==> inputs of v36 <==
Design audio_core, start of the top module:
module audio_core(
	input clk,          
	input rst,          
	input tick,         
	input tick_1m,      
	input [15:0] accel_z,     
	input accel_valid,        
	output wire beat,   
	output [7:0] LED,   
	input PB_PLY, 	     
	input [3:0]  VOL,	  
	output P,		     
	output [3:0] SEGA,  
	output [7:0] SEGD,  
	output [7:0] BPM,   
	input [15:0] DATA,	  
	output note_req,      
	output song_end       
	);
	parameter
		NORMAL   = 2'b00,
		STACCATO = 2'b01,
		SLURRED  = 2'b10,
		BPM_COMM = 2'b11;
	reg [15:0] accel_out;        
	wire  [1:0] MODE;    
	wire  [3:0] NOTE;	   
	wire  [5:0] TONE;	   
	wire        DONE;   
	wire 	  END_SONG;
	wire 			  EN;
	reg PLAY;
	wire [7:0] DEFAULT_BPM = 8'd80;  
	reg LATCH_PB_PLY;      
	always @(posedge clk) begin
		if (rst) begin
			PLAY <= 0;
			LATCH_PB_PLY <= 0;
		end else begin
			if (PB_PLY && ~LATCH_PB_PLY)
				PLAY <= ~PLAY;
			LATCH_PB_PLY <= PB_PLY;
		end
	end
	always @ (posedge clk) begin
		if (rst)
			accel_out <= 0;
		else if (accel_valid)
			accel_out <= accel_z; 
	end
	assign MODE 	 = (DATA[15:14] == BPM_COMM) ? NORMAL :  DATA[15:14];
	assign NOTE 	 = (DATA[15:14] == BPM_COMM) ? 4'b0	 :  DATA[3:0];
	assign TONE 	 = DATA[13:8];
	assign END_SONG = PLAY && (DATA[15:14] == BPM_COMM) && (DATA[7:0] == 0);
	assign song_end = END_SONG;
	assign note_req = DONE & PLAY;
	double_thermometer LED_display (
		.accel(accel_out), 
		.out(LED)
		);
	beatmaker bm (
  ...
clock: 5.7 ns
lec_check: 0
abc_area: 1
cap_margin: 15
cell_pad_in_sites_detail_placement: 2
cell_pad_in_sites_global_placement: 3
core_margin: 2
core_utilization: 40
cts_cluster_diameter: 77
gpl_routability_driven: 1
max_routing_layer: met4
setup_slack_margin: -0.5
slew_margin: 20
tns_end_percent: 55
run.sh (not shown) runs the stock make flow with config.mk's settings and CLKGATE_MAP_FILE=.
==> v24: changes against v36 <==
- ABC_AREA: 1 -> not set
- CAP_MARGIN: 15 -> 20
- CELL_PAD_IN_SITES_DETAIL_PLACEMENT: 2 -> not set
- CELL_PAD_IN_SITES_GLOBAL_PLACEMENT: 3 -> not set
- CORE_UTILIZATION: 40 -> 35
- CTS_CLUSTER_DIAMETER: 77 -> not set
- GPL_ROUTABILITY_DRIVEN: 1 -> not set
- MAX_ROUTING_LAYER: met4 -> not set
- PLACE_DENSITY: not set -> 0.55
- SETUP_SLACK_MARGIN: -0.5 -> not set
- TNS_END_PERCENT: 55 -> not set
==> flow/constraint.sdc (replaced) <==
create_clock -name core_clock -period 10.1 [get_ports {clk}]
set_input_delay 2.0200 -clock core_clock [delete_from_list [all_inputs] [get_ports {clk}]]
set_output_delay 2.0200 -clock core_clock [all_outputs]
set_load 0.01 [all_outputs]
==> comparison table <==
quantity	v24	v36
Status	finished clean	aborted with a tool error
Failing step	-	global placement without I/O (3_1_place_gp_skip_io)
Synthesized-area fraction occupied by ao, oa, aoi and oai cells	31.1%	22.0%
Die Span Y	287 um	263 um
Fraction of the core area occupied by cells at floorplan	35.5%	40.6%
Synth Area per Inst	7.15 sq um	6.13 sq um
Row Count	103	94
Unique masters post-synth	112	66
Synthesized chip area reported by yosys	0.0281 sq mm	0.0268 sq mm
Number of standard cells reported by yosys	3930	4371
Mux contribution to synthesized area	2.29%	0%
Chip footprint	0.0826 sq mm	0.0691 sq mm
Register area share after synthesis	17.4%	18.3%
Post-Synth Simple-Gate Area	24.7%	30.5%


==> indigo: inputs <==
Starting RTL as in the previous note.
export LEC_CHECK = 0
export CAP_MARGIN = 20
export CORE_MARGIN = 2
export CORE_UTILIZATION = 64
export HOLD_SLACK_MARGIN = 0.3
export SETUP_SLACK_MARGIN = -0.26
export SLEW_MARGIN = 20
create_clock -name core_clock -period 3.48 [get_ports {clk}]
==> inputs of tundra, as changes to indigo <==
--- a/flow/config.mk
+++ b/flow/config.mk
@@ -9,5 +9,5 @@
 export CORE_MARGIN = 2
-export CORE_UTILIZATION = 64
-export HOLD_SLACK_MARGIN = 0.3
-export SETUP_SLACK_MARGIN = -0.26
+export CORE_UTILIZATION = 43
+export PLACE_DENSITY_LB_ADDON = 0.01
+export SETUP_SLACK_MARGIN = 2.92
 export SLEW_MARGIN = 20
==> flow/constraint.sdc (replaced) <==
create_clock -name core_clock -period 10.0 [get_ports {clk}]
set_input_delay 2.0000 -clock core_clock [delete_from_list [all_inputs] [get_ports {clk}]]
set_output_delay 2.0000 -clock core_clock [all_outputs]
set_load 0.01 [all_outputs]
==> inputs of onyx, as changes to indigo <==
--- a/flow/config.mk
+++ b/flow/config.mk
@@ -9,5 +9,6 @@
 export CORE_MARGIN = 2
-export CORE_UTILIZATION = 64
+export CORE_UTILIZATION = 68
+export CTS_CLUSTER_DIAMETER = 315
+export CTS_CLUSTER_SIZE = 33
 export HOLD_SLACK_MARGIN = 0.3
-export SETUP_SLACK_MARGIN = -0.26
 export SLEW_MARGIN = 20
==> flow/constraint.sdc (replaced) <==
create_clock -name core_clock -period 3.86 [get_ports {clk}]
set_input_delay 0.7720 -clock core_clock [delete_from_list [all_inputs] [get_ports {clk}]]
set_output_delay 0.7720 -clock core_clock [all_outputs]
set_load 0.01 [all_outputs]
==> impl_report.txt <==
==== FLOW RESULTS ====
----------------------------------------------------
[Status]
  Status ........................ complete, no violations

[GRT]
  Met2 Track Usage GR ........................ a little over half
  Grt met1 use ........................ 44.9%
  Met3 usage in global routing ........................ 10.4%

[CTS]
  Max clock buf depth ........................ 3

[Floorplan]
  Die boundary width ........................ 260 um
  FP Core Util ........................ a little over two fifths
  Placeable Area ........................ 0.0646 sq mm

[Placed design]
  Placed standard-cell area ........................ around 0.029 sq mm

----------------------------------------------------
Source of the figures above: tundra

==> impl_report.txt <==
==== FLOW RESULTS ====
----------------------------------------------------
[Status]
  Status ........................ did not finish
  Last stage the flow got to ........................ clock tree synthesis
  Tool error ........................ [ERROR DPL-0033] detailed placement checks failed during check placement.

[Logic synthesis]
  Synth Area in Adders ........................ 13.5%
  Largest family of logic cells by area ........................ AND-OR/OR-AND gates
  Mapped Avg Cell Area ........................ roughly 7.2 sq um
  Top cell type's share of synthesized area ........................ 14.0%
  Tally of unique sky130hd cells used after synthesis ........................ 112

[Placed design]
  Dpl hpwl ........................ 104,000 um
  Placed standard-cell area ........................ 0.0377 sq mm

[Floorplan]
  FP Core Util ........................ 68.8%
  Placeable Area ........................ 0.0408 sq mm
  Die boundary width ........................ 207 um

----------------------------------------------------
Source of the figures above: onyx

==> impl_report.txt <==
==== FLOW RESULTS ====
----------------------------------------------------
[Logic synthesis]
  Post-synthesis share of cell area spent on xor and xnor gates ........................ 4.05%
  Synth Flop Type ........................ dfxtp_1

[Floorplan]
  Die boundary height ........................ ~210 um
  Placeable Area ........................ 0.0432 sq mm
  Die boundary width ........................ 214 um
  FP Core Util ........................ between 60% and 70%

[Status]
  Tool error ........................ [ERROR GRT-0116] Global routing finished with congestion. Check the congestion regions in the DRC Viewer.
  Status ........................ did not finish
  Last stage the flow got to ........................ global routing

[CTS]
  Num Clock Sinks ........................ 229
  Max clock buf depth ........................ 3

[GRT]
  Grt met1 use ........................ 110%
  Met3 usage in global routing ........................ 99.7%

[Placed design]
  Placed standard-cell area ........................ ~0.038 sq mm

----------------------------------------------------
Source of the figures above: indigo



==> inputs of build 27 <==
audio_core again, from the RTL that the note above started with.
make LEC_CHECK=0 ABC_AREA=1 CAP_MARGIN=15 CELL_PAD_IN_SITES_DETAIL_PLACEMENT=2 CELL_PAD_IN_SITES_GLOBAL_PLACEMENT=3 CORE_ASPECT_RATIO=0.57 CORE_MARGIN=2 CORE_UTILIZATION=40 CTS_CLUSTER_DIAMETER=77 GPL_ROUTABILITY_DRIVEN=0 MAX_ROUTING_LAYER=met4 SETUP_SLACK_MARGIN=-0.5 SLEW_MARGIN=30 TNS_END_PERCENT=55 finish   # period 5.7 ns
==> build 71: changes against build 27 <==
ABC_AREA = default   (was 1)
CAP_MARGIN = 20   (was 15)
CELL_PAD_IN_SITES_DETAIL_PLACEMENT = default   (was 2)
CELL_PAD_IN_SITES_GLOBAL_PLACEMENT = default   (was 3)
CORE_ASPECT_RATIO = default   (was 0.57)
CORE_UTILIZATION = 58   (was 40)
CTS_CLUSTER_DIAMETER = default   (was 77)
GPL_ROUTABILITY_DRIVEN = default   (was 0)
MAX_ROUTING_LAYER = default   (was met4)
PLACE_DENSITY = 0.55   (was default)
SETUP_SLACK_MARGIN = -0.56   (was -0.5)
SLEW_MARGIN = 20   (was 30)
TNS_END_PERCENT = default   (was 55)
==> flow/constraint.sdc (replaced) <==
create_clock -name core_clock -period 6.95 [get_ports {clk}]
set_input_delay 1.3900 -clock core_clock [delete_from_list [all_inputs] [get_ports {clk}]]
set_output_delay 1.3900 -clock core_clock [all_outputs]
set_load 0.01 [all_outputs]
==> trial 32: changes against build 27 <==
CAP_MARGIN = 20   (was 15)
CELL_PAD_IN_SITES_DETAIL_PLACEMENT = default   (was 2)
CELL_PAD_IN_SITES_GLOBAL_PLACEMENT = default   (was 3)
CORE_ASPECT_RATIO = default   (was 0.57)
CORE_UTILIZATION = 52   (was 40)
CTS_CLUSTER_DIAMETER = default   (was 77)
GPL_ROUTABILITY_DRIVEN = default   (was 0)
MAX_ROUTING_LAYER = default   (was met4)
PLACE_DENSITY = 0.55   (was default)
SETUP_SLACK_MARGIN = default   (was -0.5)
SLEW_MARGIN = 20   (was 30)
TNS_END_PERCENT = default   (was 55)
==> flow/constraint.sdc (replaced) <==
create_clock -name core_clock -period 6.53 [get_ports {clk}]
set_input_delay 1.3060 -clock core_clock [delete_from_list [all_inputs] [get_ports {clk}]]
set_output_delay 1.3060 -clock core_clock [all_outputs]
set_load 0.01 [all_outputs]
==> trial 4: changes against build 27 <==
ABC_AREA = default   (was 1)
CAP_MARGIN = 0   (was 15)
CORE_ASPECT_RATIO = default   (was 0.57)
CTS_CLUSTER_DIAMETER = default   (was 77)
GPL_ROUTABILITY_DRIVEN = 1   (was 0)
HOLD_SLACK_MARGIN = 0.3   (was default)
SETUP_SLACK_MARGIN = default   (was -0.5)
SLEW_MARGIN = 20   (was 30)
==> flow/constraint.sdc (replaced) <==
create_clock -name core_clock -period 10.2 [get_ports {clk}]
set_input_delay 2.0400 -clock core_clock [delete_from_list [all_inputs] [get_ports {clk}]]
set_output_delay 2.0400 -clock core_clock [all_outputs]
set_load 0.01 [all_outputs]
==> results <==
- Build 27 did not get past global placement without I/O. Trial 32 completed and failed the layout checks on setup timing. Trial 4 finished with timing, DRC and antenna clean. Build 71 completed and failed the layout checks on setup timing.
- Area after synthesis is the same in build 27 and trial 32.
- Non-clock buffer count, highest first: trial 32, build 71, trial 4.
- In trial 32 the sequential power is higher than in build 71, by about 6%.
- Worst setup slack: trial 4 > build 71 > trial 32.
- First-iteration DRC count, highest first: build 71, trial 32, trial 4.
- Against build 71, the clock skew of trial 4 is higher by 4.4 ps.
- Against trial 32, the global-route usage of trial 4 is lower by 7.4 points.
- Against build 71, the die size of trial 4 is higher by 44%.
- Of trial 32 and trial 4, trial 4 has the higher register-to-register slack (gap 10000 ps).
- In trial 4 the sequential share of layout area is higher than in trial 32, by 2.6 points.
==> figures <==
	build 27	trial 4	build 71	trial 32
Power of the combinational group	-	785 µW	1240 µW	2040 µW
Summed instance area of the synthesized netlist	26790 µm²	28110 µm²	28110 µm²	26790 µm²
First-pass DRT Iterations	-	6	13	9
Source-to-sink clock delay at the later pin of the worst-skew pair	-	580 ps	550 ps	580 ps
Via count of the first global-routing pass	-	34996	32416	35208
Run status	aborted with a tool error	complete, no violations	finished with violations	finished with violations
Last stage reached	global placement without I/O	-	-	-
Violated checks	-	-	setup timing	setup timing
Area fraction in mux cells	0%	2.288%	2.288%	0%
Clock edge transition at the registers on the reported setup and hold paths	-	60 ps	60 ps	80 ps
Number of buffers inserted to repair setup after CTS	-	0	0	56
Uppermost layer routed	-	met4	met5	met5
Number of cells in the yosys synthesis report	4371	3930	3930	4371
Slowest stage cell on the critical path	-	sky130_fd_sc_hd__clkdlybuf4s50_1	sky130_fd_sc_hd__clkdlybuf4s50_1	sky130_fd_sc_hd__fa_2
GRT Util Overall	-	41.17%	47.48%	48.58%
And+or+nand+nor area frac	30.53%	24.69%	24.69%	30.53%
Fraction of synthesized cell area taken by the top area cell type	14.72%	14.03%	14.03%	14.72%
Area occupied by registers	-	4911 µm²	4910 µm²	4955 µm²
Clock power frac	-	37.7%	33.6%	28.4%
Total leakage power	-	0.01177 µW	0.01292 µW	0.01766 µW
Buffers on Ports	-	70	70	70
Power density over cell area	-	91.30 nW/µm²	124.8 nW/µm²	133.8 nW/µm²
Worst clock skew	-	21.44 ps	17.05 ps	32.37 ps
Number of tap cells added at floorplan	-	940	615	680


==> sierra <==
Starting RTL as in the previous note.
clock: 3.56 ns
lec_check: 0
cap_margin: 20
core_margin: 2
core_utilization: 60
hold_slack_margin: 0.3
setup_slack_margin: -0.3
slew_margin: 40
==> maple: changes against sierra <==
Settings changed: ABC_AREA from default to 1, CORE_UTILIZATION 60 to 72, CTS_CLUSTER_DIAMETER from default to 380, CTS_CLUSTER_SIZE from default to 100, HOLD_SLACK_MARGIN 0.3 to default, PLACE_DENSITY_LB_ADDON from default to 0.04, SETUP_SLACK_MARGIN -0.3 to 2.49, SLEW_MARGIN 40 to 20.
==> flow/constraint.sdc (replaced) <==
create_clock -name core_clock -period 10.0 [get_ports {clk}]
set_input_delay 2.0000 -clock core_clock [delete_from_list [all_inputs] [get_ports {clk}]]
set_output_delay 2.0000 -clock core_clock [all_outputs]
set_load 0.01 [all_outputs]
==> violet: changes against sierra <==
Settings changed: CORE_UTILIZATION 60 to 53, HOLD_SLACK_MARGIN 0.3 to default, SETUP_SLACK_MARGIN -0.3 to -0.4, SLEW_MARGIN 40 to 20.
==> flow/constraint.sdc (replaced) <==
create_clock -name core_clock -period 4.8 [get_ports {clk}]
set_input_delay 0.9600 -clock core_clock [delete_from_list [all_inputs] [get_ports {clk}]]
set_output_delay 0.9600 -clock core_clock [all_outputs]
set_load 0.01 [all_outputs]
==> out/results.ini <==
[synthesis]
synth_cells=3930
netlist_area_sq_um=28110

[status]
flow.stopped_at=5_1_grt
status=stopped before the end
error=[ERROR GRT-0116] Global routing finished with congestion. Check the congestion regions in the DRC Viewer.

[grt]
grt.total_usage_pct=64.61

[floorplan]
core_area_sq_um=46360
floorplanUtilization_pct=60.64

[placed_design]
placement.setup.worst_slack_ns=-3.494

[clock_network]
cts_setup_buffers=86

That was sierra.
==> out/results.ini <==
[floorplan]
floorplanUtilization_pct=53.60
core_area_sq_um=52450

[status]
so_faults=negative setup slack
status=finished with violations

[final_timing]
setup_slack_ns=-1.400
finalSetupViolCount=69

[grt]
grt.total_usage_pct=48.43

[worst_setup_path]
reg2reg_setup_slack_ns=-1.28
criticalPathCategory=in -> reg
critical_path.reg2reg.endpoint=bpmcalc.bpm_sum[9]$_SDFFE_PP0P_
reg2reg_from=bpmcalc.counter[11]$_SDFFE_PP0P_

[final_layout]
multi_input_comb_area_sq_um=23710
area_growth_pct=47.49

[synthesis]
adder_share_pct=13.49
netlist_area_sq_um=28110
synth_cells=3930
top_logic_kind=AND-OR/OR-AND gates

[clock_network]
cts_setup_buffers=62

[placed_design]
placement.setup.worst_slack_ns=-2.514

That was violet.
==> out/results.ini <==
[synthesis]
netlist_area_sq_um=26790
synth.top_cell.area_share_pct=14.72
yosysUniqueCellTypes=66
enable_flop_cells=32
synth_cells=4371
adder_share_pct=14.15

[status]
error=[ERROR GRT-0116] Global routing finished with congestion. Check the congestion regions in the DRC Viewer.
status=stopped before the end
flow.stopped_at=5_1_grt

[clock_network]
cts_repair_resize_count=113
cts_setup_buffers=33

[floorplan]
boundaryPins=74
core_area_sq_um=36610
fp.dieW_um=196.9
floorplanUtilization_pct=73.18

[placed_design]
placement.setup.worst_slack_ns=-4.835

[grt]
grt.total_usage_pct=69.76

That was maple.
Power figures rest on the tool's default switching activity, not on a simulated workload.
